## flow/design.v

```verilog
module controller (
    input logic clk,
    input logic reset,
    output logic load_sreg,
    output logic transmit_pixel,
    output logic [5:0] pixel,
    output logic [4:0] frame
);
    localparam TRANSMIT_FRAME       = 1'b0;
    localparam IDLE                 = 1'b1;
    localparam [2:0] READ_CH_VALS   = 3'b001;
    localparam [2:0] LOAD_SREG      = 3'b010;
    localparam [2:0] TRANSMIT_PIXEL = 3'b100;
    localparam [8:0] TRANSMIT_CYCLES    = 9'd360;        
    localparam [22:0] IDLE_CYCLES       = 23'd2400;
    logic state;
    logic next_state;
    logic [2:0] transmit_phase;
    logic [2:0] next_transmit_phase;
    logic [5:0] pixel_counter;
    logic [4:0] frame_counter;
    logic [8:0] transmit_counter;
    logic [22:0] idle_counter;
    logic transmit_pixel_done;
    logic idle_done;
    assign transmit_pixel_done = (transmit_counter == TRANSMIT_CYCLES - 1);
    assign idle_done = (idle_counter == IDLE_CYCLES - 1);
    always_ff @(posedge clk) begin
        if (reset) begin
            state <= TRANSMIT_FRAME;
            transmit_phase <= READ_CH_VALS;
        end
        else begin
            state <= next_state;
            transmit_phase <= next_transmit_phase;
        end
    end
    always_comb begin
        next_state = state;
        case (state)
            TRANSMIT_FRAME:
                if ((pixel_counter == 6'd63) && (transmit_pixel_done))
                    next_state = IDLE;
                else
                    next_state = TRANSMIT_FRAME;
            IDLE:
                if (idle_done)
                    next_state = TRANSMIT_FRAME;
                else
                    next_state = IDLE;
        endcase
    end
    always_comb begin
        next_transmit_phase = READ_CH_VALS;
        if (state == TRANSMIT_FRAME) begin
            case (transmit_phase)
                READ_CH_VALS:
                    next_transmit_phase = LOAD_SREG;
                LOAD_SREG:
                    next_transmit_phase = TRANSMIT_PIXEL;
                TRANSMIT_PIXEL:
                    next_transmit_phase = transmit_pixel_done ? READ_CH_VALS : TRANSMIT_PIXEL;
                default: ;
            endcase
        end
    end
    always_ff @(posedge clk) begin
        if (reset) begin
            pixel_counter <= 6'd0;
        end
        else if ((state == TRANSMIT_FRAME) && transmit_pixel_done) begin
            pixel_counter <= pixel_counter + 1;
        end
    end
    always_ff @(posedge clk) begin
        if (reset) begin
            frame_counter <= 5'd0;
        end
        else if (idle_done) begin
            frame_counter <= frame_counter + 1;
        end
    end
    always_ff @(posedge clk) begin
        if (reset) begin
            transmit_counter <= 9'd0;
        end
        else if (transmit_phase == TRANSMIT_PIXEL) begin
            transmit_counter <= transmit_counter + 1;
        end
        else begin
            transmit_counter <= 9'd0;
        end
    end
    always_ff @(posedge clk) begin
        if (reset) begin
            idle_counter <= 23'd0;
        end
        else if (state == IDLE) begin
            idle_counter <= idle_counter + 1;
        end
        else begin
            idle_counter <= 23'd0;
        end
    end
    assign pixel = pixel_counter;
    assign frame = frame_counter;
    assign load_sreg = (transmit_phase == LOAD_SREG);
    assign transmit_pixel = (transmit_phase == TRANSMIT_PIXEL);
endmodule
module ws2812b(
    input logic clk,
    input logic reset,
    input logic serial_in,
    input logic transmit,
    output logic ws2812b_out,
    output logic shift
);
    localparam IDLE = 1'b0;
    localparam TRANSMITTING = 1'b1;
    localparam T0_CYCLE_COUNT = 4'd5;
    localparam T1_CYCLE_COUNT = 4'd10;
    localparam MAX_CYCLE_COUNT = 4'd15;
    logic state;
    logic [3:0] cycle_count;
    logic bit_being_sent;
    always_ff @(posedge clk) begin
        if (reset) begin
            state <= IDLE;
            cycle_count <= 4'd0;
            bit_being_sent <= 1'b0;
        end
        else begin
            case (state)
                IDLE:
                    if (transmit == 1'b1) begin
                        state <= TRANSMITTING;
                        cycle_count <= 4'd0;
                        bit_being_sent <= serial_in;
                    end
                TRANSMITTING:
                    if (transmit == 1'b0) begin
                        state <= IDLE;
                    end
                    else if (cycle_count == MAX_CYCLE_COUNT - 1) begin
                        cycle_count <= 4'd0;
                        bit_being_sent <= serial_in;
                    end
                    else begin
                        cycle_count <= cycle_count + 1;
                    end
                default:
                    state <= IDLE;
            endcase
        end
    end
    always_comb begin
        if (state == TRANSMITTING)
            if (bit_being_sent == 1'b0)
                ws2812b_out = (cycle_count < T0_CYCLE_COUNT);
            else
                ws2812b_out = (cycle_count < T1_CYCLE_COUNT);
        else
            ws2812b_out = 1'b0;
    end
    assign shift = (state == TRANSMITTING) && (cycle_count == 4'd0);
endmodule
module rules (
    input logic clk,
    input logic reset,
    input logic step,            
    input logic [127:0] initial_pattern,
    output logic [127:0] grid    
);
    logic [127:0] next_grid;
    always_ff @(posedge clk) begin
        if (reset) begin
            grid <= initial_pattern;
        end
        else if (step) begin
            grid <= next_grid;
        end
    end
    function automatic int neighbors(input int row, input int col, input logic [127:0] g);
        int living;
        int r, c, nr, nc, idx;
        living = 0;
            for (nr = -1; nr <= 1; nr++) begin  
                for (nc = -1; nc <= 1; nc++) begin  
                    if (!(nr == 0 && nc == 0)) begin  
                        r = (row + nr + 8) % 8;  
                        c = (col + nc + 8) % 8;  
                        idx = r * 8 + c;  
                        if (g[2*idx +: 2] == 2'b11) living++;  
                    end
                end
            end
        neighbors =  living;  
    endfunction
generate;
    genvar ir, ic;
    for (ir=0; ir<8; ir++) begin  
        for (ic=0; ic<8; ic++) begin  
            localparam int index = ir * 8 + ic;  
            int living_neighbors;
            always_comb begin
                living_neighbors = neighbors(ir, ic, grid); 
                if (grid[2*index +: 2] == 2'b11) begin  
                    if (living_neighbors == 2 || living_neighbors==3) begin
                        next_grid[2*index +: 2] = 2'b11;
                    end
                    else begin
                        next_grid[2*index +: 2] = 2'b01;
                    end
                end
                else if (grid[2*index +: 2] == 2'b01) begin  
                    if (living_neighbors == 3) begin
                        next_grid[2*index +: 2] = 2'b11;
                    end
                    else begin
                        next_grid[2*index +: 2] = 2'b10;
                    end
                end
                else if (grid[2*index +: 2] == 2'b10) begin  
                    if (living_neighbors == 3) begin
                        next_grid[2*index +: 2] = 2'b11;
                    end
                    else begin
                        next_grid[2*index +: 2] = 2'b00;
                    end
                end
                else  begin  
                    if (living_neighbors == 3) begin
                        next_grid[2*index +: 2] = 2'b11;
                    end
                    else begin
                        next_grid[2*index +: 2] = 2'b00;
                    end
                end
            end
        end
    end
endgenerate
endmodule
module top(
    input logic         clk,
    input logic         SW,          
    input logic [63:0]  pattern,     
    output logic        _48b         
);
    logic [127:0] grid;
    logic [127:0] initial_pattern;
    logic step_game;
    logic reset;
    logic [23:0] shift_reg;
    logic shift;
    logic ws2812b_out;
    logic [5:0] pixel;
    logic load_sreg;
    logic transmit_pixel;
    logic [4:0] frame;
    logic [4:0] last_frame;
    localparam [23:0] OFF     = 24'h000000;
    localparam [23:0] RED     = 24'h00FF00;
    localparam [23:0] GREEN   = 24'hFF0000;
    localparam [23:0] BLUE    = 24'h0000FF;
    genvar gi;
    generate
        for (gi = 0; gi < 64; gi++) begin : g_init
            assign initial_pattern[2*gi +: 2] = pattern[gi] ? 2'b11 : 2'b00;
        end
    endgenerate
    assign reset = ~SW;
    rules u3 (
        .clk(clk),
        .reset(reset),
        .step(step_game),
        .initial_pattern(initial_pattern),
        .grid(grid)  
    );
    ws2812b u4 (
        .clk            (clk),
        .reset          (reset),
        .serial_in      (shift_reg[23]),
        .transmit       (transmit_pixel),
        .ws2812b_out    (ws2812b_out),
        .shift          (shift)
    );
    controller u5 (
        .clk            (clk),
        .reset          (reset),
        .load_sreg      (load_sreg),
        .transmit_pixel (transmit_pixel),
        .pixel          (pixel),
        .frame          (frame)
    );
    always_ff @(posedge clk) begin
        if (reset)
            last_frame <= 5'd0;
        else
            last_frame <= frame;
    end
    assign step_game = (frame != last_frame);  
    always_ff @(posedge clk) begin
        if (reset) begin
            shift_reg <= OFF;
        end
        else if (load_sreg) begin
            if (grid[2*pixel +: 2] == 2'b11) begin  
                shift_reg <= GREEN;
            end
            else if (grid[2*pixel +: 2] == 2'b01) begin  
                shift_reg <= BLUE;
            end
            else if (grid[2*pixel +: 2] == 2'b10) begin  
                shift_reg <= RED;
            end
            else begin  
                shift_reg <= OFF;
            end
        end
        else if (shift) begin
            shift_reg <= { shift_reg[22:0], 1'b0 };
        end
    end
    assign _48b = ws2812b_out;
endmodule
```

## flow/run.sh

```bash
#!/bin/bash
# the make line also repeats each setting of config.mk as NAME=value (left out here)
make -C /OpenROAD-flow-scripts/flow DESIGN_CONFIG=/design/flow/config.mk WORK_HOME=/design/flow/orfs CLKGATE_MAP_FILE= finish
```

## flow/config.mk

```make
export PLATFORM = sky130hd
export DESIGN_NAME = top
export DESIGN_NICKNAME = top
export VERILOG_FILES = /design/flow/design.v
export SDC_FILE = /design/flow/constraint.sdc
export NUM_CORES = 4
export LEC_CHECK = 0
export ABC_AREA = 1
export CAP_MARGIN = 20
export CORE_MARGIN = 2
export CORE_UTILIZATION = 70
export SETUP_SLACK_MARGIN = 1.96
export SLEW_MARGIN = 20
```

## flow/constraint.sdc

```tcl
create_clock -name core_clock -period 8.3 [get_ports {clk}]
set_input_delay 1.6600 -clock core_clock [delete_from_list [all_inputs] [get_ports {clk}]]
set_output_delay 1.6600 -clock core_clock [all_outputs]
set_load 0.01 [all_outputs]
```

==> run summary, run 1 <==
flow finished, numbers: status=finished clean, Resized cells post-CTS=0, # IOs=approximately 67, most instantiated cells after synthesis=nand2_1 (3,018), inv_1 (1,038), nand3_1 (764), Commonest flop=edfxtp_1, delay of the slowest critical-path stage=690 ps, r2r worst-path depth=28, Slowest cell on crit path=clkinv_1, adder share=11.6%, ys cells=7,657, area share of the largest cell type after synthesis=27.1%, worst slew pin tran=about 1100 ps, biggest area cells=nand2_1 (27%), ha_1 (12%), inv_1 (9.3%), vias in the first global route=42.2k, R2R Path End=u3.grid[25], minimum clock period=5710 ps, FP Rows=between 80 and 90, CP Launch Type=flop, # DRC=0, post-synthesis register bit count=210, yosys xor share=3.13%, RSZ-0062 raised after global routing=no, Final Hold Viols=0, max-slew violation total from the final report=0, worst endpoint data arrival time=just over 6000 ps, Most common cell on crit path=nand2_1, maxcap violations=0, slew margin rel.=29.6%, H-tree Lvls=1, R2R Setup Slk=2590 ps, YS chip area=between 0.04 and 0.05 sq mm, Max FO, Critical Path=21, First-pass DRT Iterations=9, first-pass GRT wire length=199,000 um, EDFF count, synth=128, Top delay family on crit path=simple AND/OR/NAND/NOR gates, DIE AREA=0.0617 sq mm, Avg WL per Cell=14.9 um, CP endpoint kind=flop, Cells after DPL=8,277, FF-to-FF Start=u3.grid[11], ANT cells=0, fin crit share=68.8%, cells after synthesis=7,657, Final Instance Area=0.0434 sq mm, Post-Syn Area=around 0.042 sq mm, Final ANT Viol Nets=0, met3 wire len=11,900 um, Core Region=around 0.059 sq mm, tool warning count=28, P&R area growth vs syn=3.75%, largest area contributor in the netlist=nand2_1, top layer in use=met4, Chip Width=248 um, post-synth cell types=a little under 60, final setup fails=0, met1 WL=50,900 um, area fraction in compound gates=8.81%, initial antenna violation count=1, Hold Crit Class=reg -> reg, Syn Area/Cell=between 5 and 6 sq um, Critical Path RT=~8600 ps, Crit Path Category=reg -> reg, register share after synthesis=13.1%, Ys Warns=4, initial DRC count=between 4k and 5k, hold_buf cts=0, post-CTS setup buffer count=0, total CTS buffers=28, overall routed net length=between 100,000 and 150,000 um, clock sinks=210, GRT Overall Usage=39.2%, fp util=70.8%, Min-Delay Endpoint=last_frame[4], final cell count without fillers=8,330, TritonCTS clock tree=yes, pre-CTS WS=2680 ps, Final Util=73.5%, Top logic family=simple AND/OR/NAND/NOR gates, setup tns final=0 ps, nets@finish=7,989, CTS max path bufs=3, MUX area fraction=0%, Vias=about 47k, min setup slack post-route=2590 ps, largest net degree at the start of global routing=roughly 75, Hold Path Cell Cnt=2, Hold Startpoint=u5.frame_counter[4], Basic Gates by Area=about 50%, clk latency late pin=640 ps, CTS Root Cell=clkbuf_16, remaining global-route overflow=0, post-synthesis async set-or-reset flop share=0%, clock-pin slew on the worst setup and hold paths=around 60 ps, clock skew=58.7 ps, DP HPWL=92,000 um, routability congestion estimate=0.965, Critical Path Source=u3.grid[11], most common cell in the netlist=nand2_1, Fmax=175 MHz, Hold Slack=444 ps, Worst path depth=28, DR WL met2=55,100 um, CP endpoint=u3.grid[25], WP buf/inv=4, syn_nets=8,111, port bufs=66, die span in y=248 um, placed cell area=roughly 0.042 sq mm, DR vias/cell=5.70
==> cell type report <==
class | instances | area [sq um]
Multi-Input combinational cell | 6079 | 30800
Sequential cell | 210 | 5490
Tap cell | 773 | 967
Clock buffer | 38 | 821
Fill cell | 5392 | 15700
Inverter | 1118 | 4210
Clock inverter | 14 | 163
Timing Repair Buffer | 98 | 918
==> routing by layer <==
| metal | GRT usage (%) | vias to the layer above |
|---|---|---|
| met3 | 5.81 | 410 |
| li1 | - | 24007 |
| met2 | 65.4 | 1841 |
| met5 | 0 | - |
| met1 | 49.5 | 21203 |
| met4 | 19.3 | 0 |
==> run 2: changes to the inputs <==
- CORE_UTILIZATION: 70 -> 72
- CTS_CLUSTER_SIZE: default -> 15
- PLACE_DENSITY: default -> 0.76
- SETUP_SLACK_MARGIN: 1.96 -> -0.32
- clock period: 8.3 -> 6.3 ns (I/O delays scaled with it)
==> run summary, run 2 <==
flow finished, numbers: Crit Path Category=reg -> reg, YS chip area=0.0418 sq mm, Top logic family=simple AND/OR/NAND/NOR gates, fin crit share=85.2%, syn_nets=8,111, die span in y=245 um, vias in the first global route=43.1k, CTS max path bufs=3, clock-pin slew on the worst setup and hold paths=60 ps, DR vias/cell=5.72, worst slew pin tran=931 ps, remaining global-route overflow=0, port bufs=66, largest area contributor in the netlist=nand2_1, Fmax=186 MHz, R2R Setup Slk=930 ps, Hold Slack=424 ps, area fraction in compound gates=around 8.8%, Chip Width=roughly 240 um, min setup slack post-route=slightly above 900 ps, FP Rows=between 80 and 90, Syn Area/Cell=5.46 sq um, ys cells=between 7k and 8k, overall routed net length=125,000 um, R2R Path End=u3.grid[30], Most common cell on crit path=nand2_1, pre-CTS WS=1010 ps, adder share=11.6%, Max FO, Critical Path=27, area share of the largest cell type after synthesis=27.1%, clock skew=27.8 ps, fillers=just over 5k, Hold Crit Class=reg -> reg, worst endpoint data arrival time=about 5700 ps, Slowest cell on crit path=nand2_2, most instantiated cells after synthesis=nand2_1 (3,018), inv_1 (1,038), nand3_1 (764), post-synth cell types=~60, cells after synthesis=between 7k and 8k, Top delay family on crit path=simple AND/OR/NAND/NOR gates, Basic Gates by Area=50.1%, CP endpoint kind=flop, Vias=47.8k, H-tree Lvls=1, Post-Syn Area=0.0418 sq mm, # DRC=0, RSZ-0062 raised after global routing=no, Hold Startpoint=u5.transmit_phase[0], post-synthesis async set-or-reset flop share=0%, First-pass DRT Iterations=6, CTS Root Cell=clkbuf_16, CP endpoint=u3.grid[30], GRT Overall Usage=roughly two fifths, Ys Warns=4, Commonest flop=edfxtp_1, EDFF count, synth=128, # IOs=67, final setup fails=0, FF-to-FF Start=u3.grid[12], biggest area cells=nand2_1 (27%), ha_1 (12%), inv_1 (9.3%), post-synthesis register bit count=between 200 and 250, post-CTS setup buffer count=0, yosys xor share=3.13%, Final Hold Viols=0, r2r worst-path depth=31, most common cell in the netlist=nand2_1, fp util=between 70% and 80%, MUX area fraction=0%, Final Util=75.7%, Min-Delay Endpoint=u5.transmit_phase[2], slew margin rel.=37.9%, Avg WL per Cell=between 10 and 15 um, Hold Path Cell Cnt=2, largest net degree at the start of global routing=57, total CTS buffers=28, Worst path depth=31, DIE AREA=0.0600 sq mm, minimum clock period=5370 ps, initial DRC count=4,204, Critical Path RT=6650 ps, P&R area growth vs syn=4.31%, register share after synthesis=roughly an eighth, routability congestion estimate=0.953, WP buf/inv=6, maxcap violations=0, Critical Path Source=u3.grid[12], Resized cells post-CTS=0, ANT cells=0, CP Launch Type=flop, status=finished clean, Final ANT Viol Nets=0, max-slew violation total from the final report=0, tool warning count=28, nets@finish=8,035, Core Region=0.0576 sq mm, hold_buf cts=0, TritonCTS clock tree=yes, initial antenna violation count=1, setup tns final=0 ps, clock sinks=about 210, delay of the slowest critical-path stage=between 500 and 600 ps, clk latency late pin=about 620 ps, DP HPWL=94,000 um, first-pass GRT wire length=202,000 um
[run 2: metrics by stage]
step,cells,instance area [sq um]
final,8364,43600
after global routing,8364,43600
after CTS,8364,43600
after detailed placement,8316,42700
after global placement,8316,42700
after floorplan,7657,41800
[run 2: layout make-up]
cell class              count  area (sq um)  share of cell area (%)
clock buffers              35           757                    1.74
multi-input cells        6079         30800                    70.6
inverters                1118          4210                    9.66
flip-flops and latches    210          5490                    12.6
clock inverters            13           131                   0.301
repair buffers            144          1260                    2.88
well taps                 765           957                    2.20
[run 2: per-layer routing]
layer / GRT usage (%) / vias up / wire, um
met4: 20.8 / 0 / 7020
met2: 68.4 / 2030 / 55200
met1: 50.4 / 21308 / 50300
met3: 6.36 / 418 / 12800
met5: 0 / - / 0
li1: - / 24088 / -
==> run 3: changes to the inputs <==
- ABC_AREA: 1 -> 0
- CAP_MARGIN: 20 -> 10
- CELL_PAD_IN_SITES_DETAIL_PLACEMENT: default -> 1
- CELL_PAD_IN_SITES_GLOBAL_PLACEMENT: default -> 3
- CORE_ASPECT_RATIO: default -> 1.12
- CORE_MARGIN: 2 -> 3
- CORE_UTILIZATION: 72 -> 39
- CTS_CLUSTER_SIZE: 15 -> 75
- GPL_ROUTABILITY_DRIVEN: default -> 0
- GPL_TIMING_DRIVEN: default -> 1
- HOLD_SLACK_MARGIN: default -> 0.18
- MIN_ROUTING_LAYER: default -> met1
- PLACE_DENSITY: 0.76 -> 0.72
- SETUP_SLACK_MARGIN: -0.32 -> -0.25
- TNS_END_PERCENT: default -> 65
- clock period: 6.3 -> 10.2 ns (I/O delays scaled with it)
==> run summary, run 3 <==
flow finished, numbers: GRT Overall Usage=between 20 and 30%, Top delay family on crit path=adder cells, post-synth cell types=100, Hold Startpoint=u5.transmit_phase[0], Final Hold Viols=0, TritonCTS clock tree=yes, die span in y=353 um, Slowest cell on crit path=and2_1, Basic Gates by Area=23.5%, fp util=39.6%, register share after synthesis=13.1%, post-synthesis register bit count=210, maxcap violations=0, EDFF count, synth=between 100 and 150, First-pass DRT Iterations=5, first-pass GRT wire length=about 250,000 um, post-synthesis async set-or-reset flop share=0%, clock skew=45.0 ps, Worst path depth=25, area share of the largest cell type after synthesis=a little under an eighth, H-tree Lvls=2, Vias=40.6k, Hold Slack=431 ps, R2R Setup Slk=3520 ps, clk latency late pin=around 630 ps, minimum clock period=6680 ps, post-CTS setup buffer count=0, slew margin rel.=27.2%, nets@finish=5,636, overall routed net length=167,000 um, largest area contributor in the netlist=ha_1, initial DRC count=2,355, Ys Warns=4, Chip Width=316 um, Core Region=0.106 sq mm, Final ANT Viol Nets=0, hold_buf cts=0, P&R area growth vs syn=7.44%, CP Launch Type=flop, r2r worst-path depth=25, Commonest flop=edfxtp_1, syn_nets=between 5k and 6k, Post-Syn Area=approximately 0.042 sq mm, DIE AREA=0.112 sq mm, CTS max path bufs=3, initial antenna violation count=2, setup tns final=0 ps, cells after synthesis=5,300, Fmax=roughly 150 MHz, area fraction in compound gates=18.9%, WP buf/inv=2, total CTS buffers=35, CTS Root Cell=clkbuf_16, biggest area cells=ha_1 (12%), xnor2_1 (10%), edfxtp_1 (9.2%), clock-pin slew on the worst setup and hold paths=around 60 ps, most instantiated cells after synthesis=nand2_1 (550), xnor2_1 (481), ha_1 (388), FF-to-FF Start=u3.grid[126], worst slew pin tran=1090 ps, max-slew violation total from the final report=0, Syn Area/Cell=7.92 sq um, FP Rows=~130, clock sinks=between 200 and 250, ys cells=5,300, YS chip area=0.0420 sq mm, RSZ-0062 raised after global routing=no, vias in the first global route=40.9k, worst endpoint data arrival time=7050 ps, Hold Path Cell Cnt=1, # IOs=roughly 67, Avg WL per Cell=25.2 um, largest net degree at the start of global routing=106, CP endpoint=u3.grid[15], adder share=11.6%, Resized cells post-CTS=0, MUX area fraction=5.39%, CP endpoint kind=flop, # DRC=0, Hold Crit Class=reg -> reg, yosys xor share=between 20% and 30%, port bufs=66, Cells after DPL=6,553, status=finished clean, final setup fails=0, Max FO, Critical Path=16, R2R Path End=u3.grid[15], Most common cell on crit path=ha_1, Crit Path Category=reg -> reg, fin crit share=approximately 66%, final cell count without fillers=6,617, DR vias/cell=6.13, Min-Delay Endpoint=u5.transmit_phase[2], most common cell in the netlist=nand2_1, tool warning count=31, remaining global-route overflow=0, Top logic family=simple AND/OR/NAND/NOR gates, Critical Path Source=u3.grid[126], Critical Path RT=10,570 ps, delay of the slowest critical-path stage=~720 ps, Final Util=around 42%, DP HPWL=124,000 um
[run 3: per-stage QoR]
| step | instance area [sq um] | worst slack (ps) |
|---|---|---|
| finish | 45100 | 3520 |
| global route | 45100 | 3030 |
| CTS | 45100 | 3570 |
| detailed placement | 44000 | 3600 |
| global placement | 44000 | 3720 |
| floorplan | 42000 | 2750 |
[run 3: area by class of cell]
class / instances / area (sq um)
Clock inverter: 14 / 118
Antenna cell: 1 / 2.50
Tap cell: 1408 / 1760
Clock buffer: 49 / 1000
Fill cell: 12761 / 61000
Sequential cell: 210 / 5490
Timing Repair Buffer: 196 / 1650
Multi-Input combinational cell: 4419 / 33900
Inverter: 320 / 1210
[run 3: metal layers]
metal / GRT usage, % / share of wire, %
met3: 2.56 / 3.6
met5: 0 / 0
met2: 50.2 / 47
met4: 8.27 / 3.1
met1: 38.9 / 46
==> run 4: changes to the inputs <==
- ABC_AREA: 0 -> 1
- CAP_MARGIN: 10 -> 5
- CELL_PAD_IN_SITES_DETAIL_PLACEMENT: 1 -> 2
- CELL_PAD_IN_SITES_GLOBAL_PLACEMENT: 3 -> default
- CORE_ASPECT_RATIO: 1.12 -> default
- CORE_MARGIN: 3 -> 8
- CORE_UTILIZATION: 39 -> 58
- CTS_CLUSTER_DIAMETER: default -> 23
- CTS_CLUSTER_SIZE: 75 -> 37
- GPL_ROUTABILITY_DRIVEN: 0 -> default
- HOLD_SLACK_MARGIN: 0.18 -> default
- MIN_ROUTING_LAYER: met1 -> default
- PLACE_DENSITY: 0.72 -> 0.65
- SETUP_SLACK_MARGIN: -0.25 -> 2.31
- TNS_END_PERCENT: 65 -> 10
- clock period: 10.2 -> 9.09 ns (I/O delays scaled with it)
==> run summary, run 4 <==
run results: syn_nets=8,111, status=did not finish, most instantiated cells after synthesis=nand2_1 (3,018), inv_1 (1,038), nand3_1 (764), tool error=[ERROR DPL-0033] detailed placement checks failed during check placement., Commonest flop=edfxtp_1, FP Rows=between 90 and 100, area share of the largest cell type after synthesis=27.1%, biggest area cells=nand2_1 (27%), ha_1 (12%), inv_1 (9.3%), YS chip area=between 0.04 and 0.05 sq mm, Post-Syn Area=between 0.04 and 0.05 sq mm, # IOs=between 60 and 70, area fraction in compound gates=8.81%, port bufs=around 66, adder share=a little under an eighth, Ys Warns=4, post-synthesis async set-or-reset flop share=0%, post-synth cell types=just under 60, EDFF count, synth=128, Syn Area/Cell=~5.5 sq um, register share after synthesis=13.1%, ys cells=7,657, yosys xor share=3.13%, Basic Gates by Area=50.1%, cells after synthesis=~7.7k, Top logic family=simple AND/OR/NAND/NOR gates, routability congestion estimate=0.943, post-synthesis register bit count=210, Core Region=0.0714 sq mm, MUX area fraction=0%, Chip Width=284 um, most common cell in the netlist=nand2_1, fp util=58.6%, largest area contributor in the netlist=nand2_1, die span in y=284 um, DIE AREA=just over 0.08 sq mm, Fail Step=3_5_place_dp
[run 4: stage by stage]
stage          std cells  setup WS [ps]  area (sq um)
2_1_floorplan       7657           3840         41800
3_3_place_gp        8458           3610         42600
==> run 5: changes to the inputs <==
- ABC_AREA: 1 -> default
- CAP_MARGIN: 5 -> 20
- CELL_PAD_IN_SITES_DETAIL_PLACEMENT: 2 -> default
- CORE_MARGIN: 8 -> 2
- CORE_UTILIZATION: 58 -> 72
- CTS_CLUSTER_DIAMETER: 23 -> default
- CTS_CLUSTER_SIZE: 37 -> 32
- GPL_TIMING_DRIVEN: 1 -> default
- PLACE_DENSITY: 0.65 -> 0.67
- SETUP_SLACK_MARGIN: 2.31 -> -0.26
- TNS_END_PERCENT: 10 -> default
- clock period: 9.09 -> 4.48 ns (I/O delays scaled with it)
==> run summary, run 5 <==
run results: status=did not finish, Fail Step=5_1_grt, tool error=[ERROR GRT-0232] Routing congestion too high. Check the congestion heatmap in the GUI., hold_buf cts=0, CTS max path bufs=3, # IOs=approximately 67, most common cell in the netlist=nand2_1, Top logic family=simple AND/OR/NAND/NOR gates, cells after synthesis=5,300, fp util=72.7%, DIE AREA=0.0602 sq mm, die span in y=~250 um, area fraction in compound gates=a little under a fifth, GRT Overall Usage=a little over 80%, register share after synthesis=between 10% and 20%, routability congestion estimate=1.01, Ys Warns=4, post-synth cell types=100, CTS Root Cell=clkbuf_16, post-synthesis async set-or-reset flop share=0%, H-tree Lvls=1, area share of the largest cell type after synthesis=11.6%, port bufs=66, Post-Syn Area=0.0420 sq mm, Cells after DPL=6,691, YS chip area=between 0.04 and 0.05 sq mm, remaining global-route overflow=approximately 140, ys cells=5,300, Basic Gates by Area=23.5%, largest area contributor in the netlist=ha_1, Syn Area/Cell=7.92 sq um, syn_nets=roughly 5.8k, EDFF count, synth=128, adder share=11.6%, DP HPWL=113,000 um, most instantiated cells after synthesis=nand2_1 (550), xnor2_1 (481), ha_1 (388), yosys xor share=21.2%, Chip Width=245 um, post-synthesis register bit count=roughly 210, total CTS buffers=29, Commonest flop=edfxtp_1, Core Region=0.0577 sq mm, biggest area cells=ha_1 (12%), xnor2_1 (10%), edfxtp_1 (9.2%), placed cell area=roughly 0.05 sq mm, clock sinks=210, FP Rows=slightly below 90, pre-CTS WS=-381 ps, MUX area fraction=about 5.4%
run 5: repair_timing:
item | CTS
gates resized | 44
pin swaps | 19
endpoints found under the setup margin | 34
buffers inserted | 10
run 5: routing by layer:
metal  track usage (%)  GRT overflow
met5              35.9             0
met4              82.5            61
met3              69.5            10
met2              97.0            68
met1              80.5             1
==> run 6: changes to the inputs <==
- ABC_AREA: default -> 1
- CAP_MARGIN: 20 -> 5
- CELL_PAD_IN_SITES_DETAIL_PLACEMENT: default -> 2
- CELL_PAD_IN_SITES_GLOBAL_PLACEMENT: default -> 1
- CORE_ASPECT_RATIO: default -> 0.88
- CORE_UTILIZATION: 72 -> 40
- CTS_CLUSTER_DIAMETER: default -> 129
- CTS_CLUSTER_SIZE: 32 -> 24
- GPL_ROUTABILITY_DRIVEN: default -> 0
- GPL_TIMING_DRIVEN: default -> 1
- HOLD_SLACK_MARGIN: default -> -0.01
- MAX_ROUTING_LAYER: default -> met5
- PLACE_DENSITY: 0.67 -> default
- SETUP_SLACK_MARGIN: -0.26 -> default
- TNS_END_PERCENT: default -> 55
- clock period: 4.48 -> 10.0 ns (I/O delays scaled with it)
==> run summary, run 6 <==
flow finished, numbers: yosys xor share=3.13%, Final Util=42.2%, worst endpoint data arrival time=6500 ps, FP Rows=111, Hold Startpoint=u5.frame_counter[4], ANT cells=0, DP HPWL=around 150,000 um, logic area=0.0308 sq mm, post-synth cell types=59, remaining global-route overflow=0, CP Launch Type=flop, Crit Path Category=reg -> reg, first-pass GRT wire length=307,000 um, CTS Root Cell=clkbuf_16, Top delay family on crit path=simple AND/OR/NAND/NOR gates, RSZ-0062 raised after global routing=no, Worst path depth=28, DR vias/cell=5.69, overall routed net length=195,000 um, CTS max path bufs=3, P&R area growth vs syn=4.80%, Top logic family=simple AND/OR/NAND/NOR gates, Ys Warns=4, Cells after DPL=8,879, CP endpoint=u3.grid[40], area share of the largest cell type after synthesis=27.1%, delay of the slowest critical-path stage=850 ps, Hold Crit Class=reg -> reg, clock-pin slew on the worst setup and hold paths=120 ps, total CTS buffers=17, ys cells=7,657, MUX area fraction=0%, WP buf/inv=4, most instantiated cells after synthesis=nand2_1 (3,018), inv_1 (1,038), nand3_1 (764), YS chip area=between 0.04 and 0.05 sq mm, initial antenna violation count=4, Vias=roughly 50k, Final ANT Viol Nets=0, FF-to-FF Start=u3.grid[26], syn_nets=a little over 8k, Post-Syn Area=0.0418 sq mm, EDFF count, synth=about 130, worst slew pin tran=about 1200 ps, setup tns final=0 ps, CP endpoint kind=flop, H-tree Lvls=1, post-synthesis async set-or-reset flop share=0%, max-slew violation total from the final report=0, Fmax=162 MHz, adder share=a little under an eighth, DIE AREA=0.107 sq mm, clock skew=33.6 ps, area fraction in compound gates=between 8 and 9%, most common cell in the netlist=nand2_1, largest net degree at the start of global routing=72, Critical Path RT=10,330 ps, clock sinks=between 200 and 250, Resized cells post-CTS=0, Min-Delay Endpoint=last_frame[4], # IOs=67, nets@finish=7,996, clk latency late pin=580 ps, First-pass DRT Iterations=7, hold_buf cts=0, register share after synthesis=approximately an eighth, min setup slack post-route=3840 ps, fin crit share=between 60% and 70%, Chip Width=between 300 and 400 um, post-synthesis register bit count=210, fp util=40.2%, biggest area cells=nand2_1 (27%), ha_1 (12%), inv_1 (9.3%), R2R Setup Slk=3840 ps, status=finished clean, Slowest cell on crit path=inv_1, cells after synthesis=7,657, R2R Path End=u3.grid[40], Core Region=0.104 sq mm, port bufs=66, pre-CTS WS=3940 ps, final setup fails=0, Hold Path Cell Cnt=2, die span in y=307 um, tool warning count=28, largest area contributor in the netlist=nand2_1, GRT Overall Usage=approximately 36%, Final Hold Viols=0, post-CTS setup buffer count=0, final cell count without fillers=8,907, register area=around 0.0055 sq mm, Critical Path Source=u3.grid[26], Basic Gates by Area=around half, r2r worst-path depth=28, vias in the first global route=56.2k, minimum clock period=6160 ps, # DRC=0, Syn Area/Cell=between 5 and 6 sq um, maxcap violations=0, Max FO, Critical Path=22, TritonCTS clock tree=yes, slew margin rel.=18.0%, initial DRC count=2,513, Most common cell on crit path=nand2_1, fillers=13.9k, Commonest flop=edfxtp_1, Avg WL per Cell=21.9 um
[run 6: through the flow]
step                area, sq um  hold slack (ps)
floorplan                 41800              394
global placement          43200              398
detailed placement        43200              425
finish                    43800              438
global route              43800              462
CTS                       43800              442
[run 6: layout make-up]
cell class | instances | share of cell area (%)
clock inverter | 9 | 0.277
multi-input combinational | 6079 | 70.3
tap | 1356 | 3.87
timing repair buffer | 116 | 2.38
clock buffer | 19 | 1.01
inverter | 1118 | 9.62
sequential | 210 | 12.5
[run 6: metal layers]
layer | wire length (um) | track usage [%] | vias up
met1 | 84100 | 43.2 | 25228
met5 | 13 | 0 | -
met2 | 95500 | 64.6 | 1039
met4 | 8250 | 14.1 | 2
met3 | 7220 | 3.03 | 422
li1 | - | - | 23975
==> run 7: changes to the inputs <==
- ABC_AREA: 1 -> 0
- CAP_MARGIN: 5 -> 20
- CELL_PAD_IN_SITES_DETAIL_PLACEMENT: 2 -> default
- CELL_PAD_IN_SITES_GLOBAL_PLACEMENT: 1 -> default
- CORE_ASPECT_RATIO: 0.88 -> 1.12
- CORE_UTILIZATION: 40 -> 71
- CTS_CLUSTER_DIAMETER: 129 -> 357
- CTS_CLUSTER_SIZE: 24 -> 34
- GPL_ROUTABILITY_DRIVEN: 0 -> default
- HOLD_SLACK_MARGIN: -0.01 -> default
- MAX_ROUTING_LAYER: met5 -> default
- PLACE_DENSITY_LB_ADDON: default -> 0.27
- TNS_END_PERCENT: 55 -> 30
- clock period: 10.0 -> 4.74 ns (I/O delays scaled with it)
==> run summary, run 7 <==
run results: status=did not finish, Fail Step=5_1_grt, tool error=[ERROR GRT-0232] Routing congestion too high. Check the congestion heatmap in the GUI., fp util=71.6%, port bufs=66, ys cells=5,300, CTS Root Cell=clkbuf_16, placed cell area=0.0472 sq mm, largest area contributor in the netlist=ha_1, syn_nets=5,754, die span in y=about 260 um, GRT Overall Usage=roughly 78%, Core Region=0.0586 sq mm, register share after synthesis=between 10% and 20%, Commonest flop=edfxtp_1, CTS max path bufs=3, remaining global-route overflow=6, clock sinks=210, MUX area fraction=between 5 and 6%, YS chip area=0.0420 sq mm, post-synthesis register bit count=210, Chip Width=234 um, pre-CTS WS=-417 ps, Post-Syn Area=0.0420 sq mm, most common cell in the netlist=nand2_1, area fraction in compound gates=about a fifth, FP Rows=94, Basic Gates by Area=23.5%, area share of the largest cell type after synthesis=11.6%, biggest area cells=ha_1 (12%), xnor2_1 (10%), edfxtp_1 (9.2%), post-synth cell types=100, Top logic family=simple AND/OR/NAND/NOR gates, DP HPWL=106,000 um, DIE AREA=0.0611 sq mm, adder share=between 10% and 20%, H-tree Lvls=1, EDFF count, synth=128, # IOs=between 60 and 70, yosys xor share=21.2%, hold_buf cts=0, post-synthesis async set-or-reset flop share=0%, total CTS buffers=10, routability congestion estimate=a little under 1, most instantiated cells after synthesis=nand2_1 (550), xnor2_1 (481), ha_1 (388), Syn Area/Cell=7.92 sq um, cells after synthesis=approximately 5.3k, Ys Warns=4
==> run 7: per-layer routing <==
metal	GRT usage, %	GRT overflow
met4	73.0	3
met1	77.3	0
met2	90.9	3
met5	51.8	0
met3	68.2	0
==> run 7: per-stage QoR <==
step	utilization, %	cells	hold WS [ps]	setup TNS [ps]
after CTS	83.1	6510	464	-1130
after detailed placement	80.6	6442	432	-9570
after global placement	80.6	6442	411	-438
after floorplan	-	5300	406	-53620
==> run 7: repair_timing <==
action,4_1_cts
buffers inserted,55
setup endpoints to repair,103
gates resized,223
pin swaps,91
hold endpoints to repair,0
==> run 8: changes to the inputs <==
- ABC_AREA: 0 -> 1
- CORE_ASPECT_RATIO: 1.12 -> default
- CORE_UTILIZATION: 71 -> 72
- CTS_CLUSTER_DIAMETER: 357 -> 275
- CTS_CLUSTER_SIZE: 34 -> 99
- GPL_TIMING_DRIVEN: 1 -> default
- PLACE_DENSITY: default -> 0.41
- PLACE_DENSITY_LB_ADDON: 0.27 -> default
- TNS_END_PERCENT: 30 -> default
- clock period: 4.74 -> 4.25 ns (I/O delays scaled with it)
==> run summary, run 8 <==
run results: yosys xor share=under 10%, status=did not finish, clock sinks=210, Commonest flop=edfxtp_1, CTS Root Cell=clkbuf_16, DP HPWL=103,000 um, post-synthesis register bit count=210, die span in y=between 200 and 250 um, hold_buf cts=0, Syn Area/Cell=5.46 sq um, ys cells=7,657, Chip Width=245 um, CTS max path bufs=3, pre-CTS WS=-200 ps, area fraction in compound gates=8.81%, MUX area fraction=0%, Fail Step=5_1_grt, cells after synthesis=about 7.7k, adder share=roughly 12%, biggest area cells=nand2_1 (27%), ha_1 (12%), inv_1 (9.3%), fp util=72.6%, port bufs=66, Post-Syn Area=0.0418 sq mm, area share of the largest cell type after synthesis=27.1%, most common cell in the netlist=nand2_1, Core Region=0.0576 sq mm, H-tree Lvls=1, # IOs=67, Top logic family=simple AND/OR/NAND/NOR gates, most instantiated cells after synthesis=nand2_1 (3,018), inv_1 (1,038), nand3_1 (764), post-synthesis async set-or-reset flop share=0%, Basic Gates by Area=50.1%, YS chip area=between 0.04 and 0.05 sq mm, register share after synthesis=13.1%, largest area contributor in the netlist=nand2_1, DIE AREA=0.0600 sq mm, total CTS buffers=6, tool error=[ERROR DPL-0038] Utilization greater than 100%, impossible to legalize, FP Rows=between 80 and 90, Ys Warns=4, EDFF count, synth=128, post-synth cell types=59, routability congestion estimate=0.981, syn_nets=8,111
run 8: timing repair:
| item | CTS |
|---|---|
| gates resized | 308 |
| setup endpoints to repair | 114 |
| setup buffers | 369 |
| pin swaps | 338 |
| gates cloned | 1 |
run 8: through the flow:
stage               util (%)  std cells  cell area [sq um]
CTS                     89.9       9088              51700
detailed placement      82.4       8710              47500
global placement        82.4       8710              47500
floorplan                  -       7657              44200
==> run 9: changes to the inputs <==
- CAP_MARGIN: 20 -> 10
- CELL_PAD_IN_SITES_DETAIL_PLACEMENT: default -> 1
- CORE_ASPECT_RATIO: default -> 1.12
- CORE_MARGIN: 2 -> 9
- CORE_UTILIZATION: 72 -> 41
- CTS_CLUSTER_DIAMETER: 275 -> default
- CTS_CLUSTER_SIZE: 99 -> 34
- GPL_TIMING_DRIVEN: default -> 1
- HOLD_SLACK_MARGIN: default -> -0.04
- MIN_ROUTING_LAYER: default -> met2
- PLACE_DENSITY: 0.41 -> 0.72
- SETUP_SLACK_MARGIN: default -> 1.57
- TNS_END_PERCENT: default -> 25
- clock period: 4.25 -> 6.8 ns (I/O delays scaled with it)
==> run summary, run 9 <==
run results: status=did not finish, Fail Step=5_1_grt, tool error=[ERROR GRT-0116] Global routing finished with congestion. Check the congestion regions in the DRC Viewer., post-synthesis async set-or-reset flop share=0%, Commonest flop=edfxtp_1, Cells after DPL=8,848, total CTS buffers=31, cells after synthesis=7,657, largest area contributor in the netlist=nand2_1, Post-Syn Area=0.0418 sq mm, most common cell in the netlist=nand2_1, H-tree Lvls=1, Syn Area/Cell=5.46 sq um, pre-CTS WS=1180 ps, Ys Warns=4, Chip Width=320 um, ys cells=7,657, DIE AREA=around 0.11 sq mm, area share of the largest cell type after synthesis=27.1%, GRT Overall Usage=71.0%, post-synth cell types=59, port bufs=approximately 66, post-synthesis register bit count=210, most instantiated cells after synthesis=nand2_1 (3,018), inv_1 (1,038), nand3_1 (764), routability congestion estimate=between 0.9 and 1, fp util=41.5%, YS chip area=0.0418 sq mm, # IOs=~67, biggest area cells=nand2_1 (27%), ha_1 (12%), inv_1 (9.3%), Basic Gates by Area=50.1%, yosys xor share=3.13%, EDFF count, synth=128, die span in y=about 360 um, adder share=11.6%, DP HPWL=roughly 140,000 um, area fraction in compound gates=under 10%, remaining global-route overflow=599, syn_nets=8,111, FP Rows=123, Core Region=0.101 sq mm, CTS max path bufs=3, hold_buf cts=0, register share after synthesis=13.1%, Top logic family=simple AND/OR/NAND/NOR gates, CTS Root Cell=clkbuf_16, clock sinks=210, MUX area fraction=0%
## run 9: what timing repair did
item / in CTS
buffers inserted: 52
endpoints found under the setup margin: 96
gates cloned: 11
pin swaps: 9
resized: 60
## run 9: per-stage QoR
stage | area (sq um) | utilization (%) | hold slack, ps
4_1_cts | 45200 | 44.8 | 432
2_1_floorplan | 41800 | - | 394
3_3_place_gp | 43300 | 42.9 | 409
3_5_place_dp | 43300 | 42.9 | 422
## run 9: layer usage
| layer | GRT overflow | GRT usage, % |
|---|---|---|
| met4 | 147 | 61.4 |
| met1 | - | - |
| met3 | 236 | 76.3 |
| met2 | 144 | 73.0 |
| met5 | 72 | 55.4 |
==> run 10: changes to the inputs <==
- ABC_AREA: 1 -> default
- CAP_MARGIN: 10 -> 5
- CELL_PAD_IN_SITES_DETAIL_PLACEMENT: 1 -> default
- CORE_ASPECT_RATIO: 1.12 -> default
- CORE_MARGIN: 9 -> 2
- CORE_UTILIZATION: 41 -> 72
- CTS_CLUSTER_SIZE: 34 -> default
- GPL_TIMING_DRIVEN: 1 -> default
- HOLD_SLACK_MARGIN: -0.04 -> default
- MAX_ROUTING_LAYER: default -> met4
- MIN_ROUTING_LAYER: met2 -> default
- PLACE_DENSITY: 0.72 -> default
- PLACE_DENSITY_LB_ADDON: default -> 0.2
- SETUP_SLACK_MARGIN: 1.57 -> 1.55
- TNS_END_PERCENT: 25 -> default
- clock period: 6.8 -> 5.7 ns (I/O delays scaled with it)
==> run summary, run 10 <==
run results: status=did not finish, Fail Step=5_1_grt, tool error=[ERROR GRT-0116] Global routing finished with congestion. Check the congestion regions in the DRC Viewer., Ys Warns=4, Syn Area/Cell=7.92 sq um, Top logic family=simple AND/OR/NAND/NOR gates, area fraction in compound gates=18.9%, MUX area fraction=5.39%, cells after synthesis=~5.3k, port bufs=66, post-synthesis async set-or-reset flop share=0%, post-synthesis register bit count=210, ys cells=5,300, routability congestion estimate=1.02, remaining global-route overflow=~270, yosys xor share=21.2%, most common cell in the netlist=nand2_1, most instantiated cells after synthesis=nand2_1 (550), xnor2_1 (481), ha_1 (388), DIE AREA=between 0.06 and 0.07 sq mm, area share of the largest cell type after synthesis=11.6%, FP Rows=88, largest area contributor in the netlist=ha_1, die span in y=245 um, YS chip area=roughly 0.042 sq mm, Commonest flop=edfxtp_1, GRT Overall Usage=85.2%, Cells after DPL=~6k, clock sinks=210, Chip Width=between 200 and 250 um, Core Region=0.0577 sq mm, post-synth cell types=~100, register share after synthesis=13.1%, DP HPWL=100,000 um, adder share=a little under an eighth, # IOs=between 60 and 70, H-tree Lvls=1, hold_buf cts=0, fp util=between 70% and 80%, EDFF count, synth=128, Post-Syn Area=0.0420 sq mm, total CTS buffers=29, syn_nets=5,754, Basic Gates by Area=23.5%, CTS Root Cell=clkbuf_16, biggest area cells=ha_1 (12%), xnor2_1 (10%), edfxtp_1 (9.2%), CTS max path bufs=3
## run 10: metrics by stage
| stage | cell area, sq um | setup WS, ps | utilization [%] | hold slack, ps |
|---|---|---|---|---|
| after floorplan | 44100 | 739 | - | 406 |
| after detailed placement | 45100 | 301 | 78.2 | 421 |
| after CTS | 55200 | 861 | 95.6 | 459 |
| after global placement | 45100 | 556 | 78.2 | 413 |
## run 10: timing repair
item                       4_1_cts
setup buffers                  527
resized                       1076
pin swaps                      486
hold endpoints to repair         0
gates cloned                    12
setup endpoints to repair      128
## run 10: metal layers
layer  global-route usage [%]  overflow
met5                        -         -
met4                     83.7       101
met3                     72.7        27
met2                     97.2       133
met1                     83.8         6
==> run 11: changes to the inputs <==
- CAP_MARGIN: 5 -> 20
- CORE_UTILIZATION: 72 -> 40
- MAX_ROUTING_LAYER: met4 -> default
- PLACE_DENSITY_LB_ADDON: 0.2 -> default
- SETUP_SLACK_MARGIN: 1.55 -> 0.89
- clock period: 5.7 -> 6.7 ns (I/O delays scaled with it)
==> run summary, run 11 <==
flow finished, numbers: P&R area growth vs syn=9.18%, Hold Crit Class=reg -> reg, nets@finish=5,722, Most common cell on crit path=ha_1, Critical Path RT=7150 ps, DIE AREA=0.108 sq mm, CP Launch Type=flop, port bufs=around 66, status=finished clean, worst slew pin tran=approximately 1000 ps, area share of the largest cell type after synthesis=11.6%, ys cells=approximately 5.3k, CP endpoint kind=flop, DR vias/cell=slightly above 6, clock skew=approximately 18 ps, vias in the first global route=38.1k, Ys Warns=4, Top logic family=simple AND/OR/NAND/NOR gates, post-synthesis register bit count=210, Vias=40.7k, fp util=between 40 and 50%, Hold Path Cell Cnt=1, Final Hold Viols=0, maxcap violations=0, Commonest flop=edfxtp_1, clk latency late pin=610 ps, initial antenna violation count=1, adder share=11.6%, GRT Overall Usage=25.8%, post-synthesis async set-or-reset flop share=0%, CP Cell Sequence=and2_1 > inv_2 > ha_1 > inv_1 > xnor2_1 > ha_1 > nor2_1 > nor2_1 > ha_1 > nand2_1 > o31ai_1 > ha_1 > mux2_2 > ha_1 > mux2i_1 > inv_1 > ha_1 > nand2_1 > xnor2_1 > or2_2 > a221oi_1 > o22a_1 > a31oi_1 > a31oi_1, Slowest cell on crit path=edfxtp_1, Avg WL per Cell=between 20 and 25 um, RSZ-0062 raised after global routing=yes, Max FO, Critical Path=10, R2R Setup Slk=1220 ps, final setup fails=0, yosys xor share=21.2%, initial DRC count=3,190, Min-Delay Endpoint=u5.transmit_phase[2], Fmax=183 MHz, biggest area cells=ha_1 (12%), xnor2_1 (10%), edfxtp_1 (9.2%), ANT cells=0, delay of the slowest critical-path stage=a little under 600 ps, R2R Path End=u3.grid[125], Critical Path Source=u3.grid[109], DP HPWL=slightly above 100,000 um, YS chip area=roughly 0.042 sq mm, die span in y=between 300 and 400 um, Crit Path Category=reg -> reg, H-tree Lvls=2, Top delay family on crit path=adder cells, CTS Root Cell=clkbuf_16, clock-pin slew on the worst setup and hold paths=60 ps, Basic Gates by Area=23.5%, area fraction in compound gates=18.9%, syn_nets=5,754, most common cell in the netlist=nand2_1, minimum clock period=around 5500 ps, TritonCTS clock tree=yes, Hold Slack=around 440 ps, setup tns final=0 ps, Core Region=0.104 sq mm, # DRC=0, Post-Syn Area=0.0420 sq mm, largest area contributor in the netlist=ha_1, fin crit share=between 80% and 90%, FP Rows=118, cells after synthesis=5,300, first-pass GRT wire length=220,000 um, clock sinks=210, r2r worst-path depth=24, worst endpoint data arrival time=5920 ps, max-slew violation total from the final report=0, CTS max path bufs=3, post-synth cell types=100, slew margin rel.=31.8%, EDFF count, synth=approximately 130, FF-to-FF Start=u3.grid[109], MUX area fraction=roughly 5.4%, Worst path depth=24, WP buf/inv=3, Syn Area/Cell=7.92 sq um, First-pass DRT Iterations=6, CP endpoint=u3.grid[125], remaining global-route overflow=0, # IOs=67, Hold Startpoint=u5.transmit_phase[0], Chip Width=between 300 and 400 um, register share after synthesis=about an eighth, routability congestion estimate=0.911, largest net degree at the start of global routing=129, overall routed net length=around 140,000 um, total CTS buffers=34, Final ANT Viol Nets=0, most instantiated cells after synthesis=nand2_1 (550), xnor2_1 (481), ha_1 (388), tool warning count=31
==> run 11: layout make-up <==
cell class | count | area (sq um)
Clock inverter | 18 | 175
Fill cell | 10351 | 58000
Clock buffer | 42 | 921
Inverter | 320 | 1220
Timing Repair Buffer | 283 | 2340
Multi-Input combinational cell | 4419 | 33900
Tap cell | 1380 | 1730
Sequential cell | 210 | 5490
==> run 11: routing by layer <==
metal / part of all wire [%] / wire (um) / up-vias / global-route usage, %
li1: - / - / 19400 / -
met1: 44 / 62400 / 19469 / 34.7
met2: 45 / 64000 / 1531 / 42.2
met3: 7.7 / 11100 / 315 / 3.25
met4: 4.0 / 5730 / 0 / 9.72
met5: 0 / 0 / - / 0
==> run 11: stage by stage <==
step                      util [%]  instances  setup slack (ps)  area [sq um]
final                         44.1       6672              1220         45800
after global routing          44.1       6672               856         45800
after CTS                     43.6       6620              1030         45300
after detailed placement      42.6       6560               697         44200
after global placement        42.6       6560               895         44200
after floorplan                  -       5300               968         42000
==> run 11: timing repair <==
item                       4_1_cts  5_1_grt
setup endpoints to repair        2       46
pin swaps                        0        1
resized                          1       47
setup buffers                    0       51
gates cloned                     0        1
hold buffers                     0        0
==> run 12: changes to the inputs <==
- ABC_AREA: default -> 1
- CORE_UTILIZATION: 40 -> 72
- CTS_CLUSTER_DIAMETER: default -> 396
- CTS_CLUSTER_SIZE: default -> 15
- HOLD_SLACK_MARGIN: default -> 0.3
- PLACE_DENSITY_LB_ADDON: default -> 0.04
- SETUP_SLACK_MARGIN: 0.89 -> 0.39
- clock period: 6.7 -> 5.36 ns (I/O delays scaled with it)
==> run summary, run 12 <==
flow finished, numbers: status=finished clean, Most common cell on crit path=nand2_1, clock-pin slew on the worst setup and hold paths=90 ps, Crit Path Category=reg -> reg, Post-Syn Area=0.0418 sq mm, # IOs=67, min setup slack post-route=approximately 450 ps, Min-Delay Endpoint=last_frame[4], largest area contributor in the netlist=nand2_1, routability congestion estimate=0.978, CP endpoint=u3.grid[27], largest net degree at the start of global routing=129, GRT Overall Usage=40.0%, setup tns final=0 ps, overall routed net length=~130,000 um, CTS Root Cell=clkbuf_16, Final Hold Viols=0, CP endpoint kind=flop, final setup fails=0, DR vias/cell=~5.8, RSZ-0062 raised after global routing=yes, Chip Width=approximately 240 um, Hold Path Cell Cnt=2, max-slew violation total from the final report=0, R2R Path End=u3.grid[27], pre-CTS WS=approximately 430 ps, Max FO, Critical Path=18, post-synthesis register bit count=210, Vias=49.2k, Top logic family=simple AND/OR/NAND/NOR gates, clock sinks=210, total CTS buffers=17, post-synthesis async set-or-reset flop share=0%, Core Region=around 0.058 sq mm, port bufs=~66, fin crit share=91.6%, worst slew pin tran=1040 ps, CTS max path bufs=3, most instantiated cells after synthesis=nand2_1 (3,018), inv_1 (1,038), nand3_1 (764), MUX area fraction=0%, EDFF count, synth=between 100 and 150, Final ANT Viol Nets=0, remaining global-route overflow=0, post-synth cell types=59, initial DRC count=about 4.8k, CP Launch Type=flop, die span in y=245 um, r2r worst-path depth=27, P&R area growth vs syn=8.83%, FP Rows=roughly 90, Syn Area/Cell=5.46 sq um, TritonCTS clock tree=yes, most common cell in the netlist=nand2_1, Basic Gates by Area=50.1%, R2R Setup Slk=450 ps, YS chip area=0.0418 sq mm, # DRC=0, FF-to-FF Start=u3.grid[24], initial antenna violation count=1, Fmax=204 MHz, cells after synthesis=7,657, tool warning count=29, Critical Path Source=u3.grid[24], area fraction in compound gates=8.81%, ANT cells=0, fp util=72.6%, nets@finish=8,213, Avg WL per Cell=15.1 um, DIE AREA=0.0600 sq mm, delay of the slowest critical-path stage=between 400 and 500 ps, Hold Startpoint=u5.frame_counter[4], clock skew=29.7 ps, worst endpoint data arrival time=5340 ps, biggest area cells=nand2_1 (27%), ha_1 (12%), inv_1 (9.3%), Commonest flop=edfxtp_1, WP buf/inv=4, maxcap violations=0, syn_nets=8,111, First-pass DRT Iterations=6, Hold Crit Class=reg -> reg, register share after synthesis=13.1%, yosys xor share=3.13%, Critical Path RT=5790 ps, DP HPWL=94,100 um, clk latency late pin=560 ps, first-pass GRT wire length=roughly 200,000 um, ys cells=7,657, vias in the first global route=between 40k and 50k, Worst path depth=27, minimum clock period=4910 ps, slew margin rel.=30.8%, H-tree Lvls=1, adder share=between 10% and 20%, Top delay family on crit path=simple AND/OR/NAND/NOR gates, Ys Warns=4, area share of the largest cell type after synthesis=27.1%, Slowest cell on crit path=edfxtp_1
==> run 12: stage by stage <==
step	instance area, sq um	instances	util, %	hold WS [ps]
after floorplan	41800	7657	-	394
after detailed placement	43100	8370	74.9	419
after global routing	45500	8533	79.0	437
final	45500	8533	79.0	420
after global placement	43100	8370	74.9	396
after CTS	43600	8398	75.7	424
==> run 12: timing repair <==
item | in CTS | in global routing
resized | 0 | 208
endpoints found under the setup margin | 0 | 97
hold buffers | 0 | 0
setup buffers | 0 | 131
hold endpoints to repair | 0 | 0
==> run 12: metal layers <==
| layer | vias up | track usage (%) | wire length [um] |
|---|---|---|---|
| li1 | 24441 | - | - |
| met2 | 2337 | 67.2 | 56400 |
| met4 | 2 | 20.7 | 8000 |
| met1 | 21842 | 49.9 | 49900 |
| met5 | - | 0 | 11 |
| met3 | 596 | 5.79 | 14500 |
==> run 12: area by class of cell <==
cell class	instances	area (sq um)
Multi-Input combinational cell	6080	31500
Fill cell	4710	12100
Sequential cell	210	5490
Inverter	1118	4220
Timing Repair Buffer	332	2840
Tap cell	765	957
Clock buffer	27	463
Clock inverter	1	8.76
==> run 13: changes to the inputs <==
- CTS_CLUSTER_DIAMETER: 396 -> default
- CTS_CLUSTER_SIZE: 15 -> 98
- HOLD_SLACK_MARGIN: 0.3 -> default
- PLACE_DENSITY: default -> 0.41
- PLACE_DENSITY_LB_ADDON: 0.04 -> default
- SETUP_SLACK_MARGIN: 0.39 -> -0.37
- clock period: 5.36 -> 4.44 ns (I/O delays scaled with it)
==> run summary, run 13 <==
flow finished, numbers: YS chip area=0.0418 sq mm, Vias=slightly above 50k, R2R Setup Slk=-270 ps, GRT Overall Usage=between 40% and 50%, # DRC=0, nets@finish=around 8.5k, Ys Warns=4, largest net degree at the start of global routing=roughly 77, syn_nets=around 8.1k, Chip Width=245 um, post-synthesis register bit count=210, routability congestion estimate=about 0.96, clock skew=68.9 ps, slew margin rel.=27.3%, fin crit share=106%, H-tree Lvls=1, DP HPWL=100,000 um, area share of the largest cell type after synthesis=27.1%, Top logic family=simple AND/OR/NAND/NOR gates, yosys xor share=~3.1%, die span in y=245 um, total CTS buffers=28, final setup fails=95, Hold Path Cell Cnt=2, clock sinks=210, Final Hold Viols=0, # IOs=67, Slowest cell on crit path=edfxtp_1, largest area contributor in the netlist=nand2_1, biggest area cells=nand2_1 (27%), ha_1 (12%), inv_1 (9.3%), Crit Path Category=reg -> reg, CP Launch Type=flop, ANT cells=0, register share after synthesis=13.1%, Critical Path RT=4840 ps, remaining global-route overflow=0, clk latency late pin=between 600 and 700 ps, worst endpoint data arrival time=slightly above 5000 ps, worst slew pin tran=around 1100 ps, tool warning count=29, Post-Syn Area=~0.042 sq mm, Critical Path Source=u3.grid[123], cells after synthesis=7,657, Syn Area/Cell=5.46 sq um, most instantiated cells after synthesis=nand2_1 (3,018), inv_1 (1,038), nand3_1 (764), Worst path depth=29, FF-to-FF Start=u3.grid[123], CP endpoint kind=flop, Top delay family on crit path=simple AND/OR/NAND/NOR gates, FP Rows=88, CP endpoint=u3.grid[11], R2R Path End=u3.grid[11], Commonest flop=edfxtp_1, post-synthesis async set-or-reset flop share=0%, DIE AREA=0.0600 sq mm, CTS max path bufs=3, Core Region=0.0576 sq mm, Failed Checks=negative setup slack, clock-pin slew on the worst setup and hold paths=70 ps, Basic Gates by Area=50.1%, Avg WL per Cell=15.6 um, min setup slack post-route=-267 ps, Most common cell on crit path=nand2_1, fp util=72.6%, Fmax=212 MHz, vias in the first global route=about 46k, pre-CTS WS=-285 ps, ys cells=7,657, DR vias/cell=5.79, P&R area growth vs syn=15.5%, Hold Startpoint=u5.transmit_phase[0], adder share=11.6%, MUX area fraction=0%, area fraction in compound gates=around 8.8%, EDFF count, synth=128, Max FO, Critical Path=3, initial DRC count=4,526, RSZ-0062 raised after global routing=yes, Final ANT Viol Nets=0, maxcap violations=0, hold_buf cts=0, most common cell in the netlist=nand2_1, max-slew violation total from the final report=0, port bufs=approximately 66, r2r worst-path depth=29, First-pass DRT Iterations=7, Hold Slack=between 400 and 500 ps, initial antenna violation count=1, minimum clock period=4710 ps, WP buf/inv=5, delay of the slowest critical-path stage=a little over 400 ps, Min-Delay Endpoint=u5.transmit_phase[2], CTS Root Cell=clkbuf_16, first-pass GRT wire length=211,000 um, overall routed net length=137,000 um, TritonCTS clock tree=yes, status=complete, but fails checks, Hold Crit Class=reg -> reg, post-synth cell types=59
run 13: routing by layer:
layer	share of wire, %	global-route usage (%)	vias to the layer above
li1	-	-	25016
met1	38	50.6	22665
met2	44	71.6	2649
met3	11	7.03	750
met4	7.2	24.7	2
met5	0.0066	0	-
run 13: layout make-up:
cell class	instances	area (sq um)
multi-input combinational	6079	31800
fill	4164	9300
sequential	210	5490
timing repair buffer	595	4750
inverter	1118	4210
tap	765	957
clock buffer	35	811
clock inverter	17	218
run 13: stage by stage:
stage | util, % | cell area [sq um] | std cells | TNS, ps
after detailed placement | 79.4 | 45700 | 8714 | -8140
final | 83.8 | 48300 | 8819 | -10230
after CTS | 81.2 | 46700 | 8766 | -11780
after global routing | 83.8 | 48300 | 8819 | -47140
after global placement | 79.4 | 45700 | 8714 | -738
after floorplan | - | 41900 | 7657 | -21480
run 13: repair_timing:
item | in CTS | in global routing
gates resized | 0 | 262
setup endpoints to repair | 0 | 96
setup buffers | 0 | 68
==> run 14: changes to the inputs <==
- CELL_PAD_IN_SITES_GLOBAL_PLACEMENT: default -> 2
- CORE_UTILIZATION: 72 -> 40
- CTS_CLUSTER_SIZE: 98 -> 41
- GPL_ROUTABILITY_DRIVEN: default -> 0
- GPL_TIMING_DRIVEN: default -> 1
- HOLD_SLACK_MARGIN: default -> 0.26
- MIN_ROUTING_LAYER: default -> met2
- PLACE_DENSITY: 0.41 -> default
- SETUP_SLACK_MARGIN: -0.37 -> default
- clock period: 4.44 -> 10.0 ns (I/O delays scaled with it)
==> run summary, run 14 <==
flow finished, numbers: status=finished clean, CTS max path bufs=3, Fmax=171 MHz, Final Util=42.8%, Slowest cell on crit path=clkinv_1, Chip Width=about 330 um, overall routed net length=149,000 um, Vias=65.1k, clock skew=~37 ps, post-synthesis register bit count=approximately 210, worst endpoint data arrival time=6260 ps, clock-pin slew on the worst setup and hold paths=70 ps, CP Launch Type=flop, Resized cells post-CTS=0, fillers=11.7k, Crit Path Category=reg -> reg, largest area contributor in the netlist=nand2_1, ys cells=between 7k and 8k, clk latency late pin=680 ps, post-CTS setup buffer count=0, Worst path depth=28, H-tree Lvls=1, TritonCTS clock tree=yes, area share of the largest cell type after synthesis=between 20% and 30%, Cells after DPL=8,903, worst slew pin tran=1170 ps, fin crit share=58.4%, EDFF count, synth=~130, Basic Gates by Area=50.1%, post-synth cell types=~59, Most common cell on crit path=nand2_1, FF-to-FF Start=u3.grid[11], P&R area growth vs syn=6.17%, DIE AREA=approximately 0.11 sq mm, Hold Startpoint=u5.transmit_phase[0], total CTS buffers=31, cells after synthesis=7,657, remaining global-route overflow=0, nets@finish=around 8.0k, Core Region=0.104 sq mm, most instantiated cells after synthesis=nand2_1 (3,018), inv_1 (1,038), nand3_1 (764), YS chip area=0.0418 sq mm, r2r worst-path depth=28, delay of the slowest critical-path stage=760 ps, register share after synthesis=13.1%, Max FO, Critical Path=21, largest net degree at the start of global routing=56, syn_nets=8,111, tool warning count=28, Top delay family on crit path=simple AND/OR/NAND/NOR gates, biggest area cells=nand2_1 (27%), ha_1 (12%), inv_1 (9.3%), DR vias/cell=7.26, die span in y=327 um, fp util=40.3%, Final ANT Viol Nets=0, yosys xor share=3.13%, Syn Area/Cell=5.46 sq um, CP endpoint kind=flop, setup tns final=0 ps, RSZ-0062 raised after global routing=no, area fraction in compound gates=8.81%, initial DRC count=roughly 10k, most common cell in the netlist=nand2_1, CTS Root Cell=clkbuf_16, slew margin rel.=21.9%, MUX area fraction=0%, GRT Overall Usage=40.8%, FP Rows=118, final cell count without fillers=8,969, # DRC=0, Hold Crit Class=reg -> reg, CP endpoint=u3.grid[24], R2R Setup Slk=~4200 ps, maxcap violations=0, Top logic family=simple AND/OR/NAND/NOR gates, Hold Path Cell Cnt=2, Critical Path Source=u3.grid[11], Ys Warns=4, Commonest flop=edfxtp_1, # IOs=67, clock sinks=~210, WP buf/inv=4, Final Instance Area=0.0444 sq mm, First-pass DRT Iterations=9, Critical Path RT=10,420 ps, post-synthesis async set-or-reset flop share=0%, initial antenna violation count=0, adder share=11.6%, Post-Syn Area=0.0418 sq mm, port bufs=around 66, DP HPWL=roughly 110,000 um, max-slew violation total from the final report=0, vias in the first global route=between 60k and 70k, minimum clock period=between 5000 and 6000 ps, placed cell area=0.0433 sq mm, Final Hold Viols=0, Min-Delay Endpoint=u5.transmit_phase[2], final setup fails=0, hold_buf cts=0, Avg WL per Cell=16.6 um, R2R Path End=u3.grid[24], first-pass GRT wire length=230,000 um
==> run 14: per-stage QoR <==
stage / hold WS, ps / worst slack, ps
after CTS: 415 / 4210
final: 409 / 4160
after floorplan: 394 / 2980
after global routing: 439 / 3670
after global placement: 396 / 4280
after detailed placement: 406 / 4250
==> run 14: area by class of cell <==
class / instances / area, sq um / area share, %
clock inverter: 8 / 67.6 / 0.152
timing repair buffer: 116 / 1040 / 2.34
multi-input combinational: 6079 / 30800 / 69.4
sequential: 210 / 5490 / 12.4
tap: 1380 / 1730 / 3.89
clock buffer: 49 / 1020 / 2.30
antenna: 9 / 22.5 / 0.0508
inverter: 1118 / 4210 / 9.49
==> run 14: routing by layer <==
layer / up-vias / routed length, um / GRT usage [%]
li1: 23886 / - / -
met1: 23918 / 0 / -
met2: 15712 / 70600 / 46.5
met3: 1499 / 61900 / 57.9
met4: 56 / 14800 / 5.91
met5: - / 1570 / 15.9
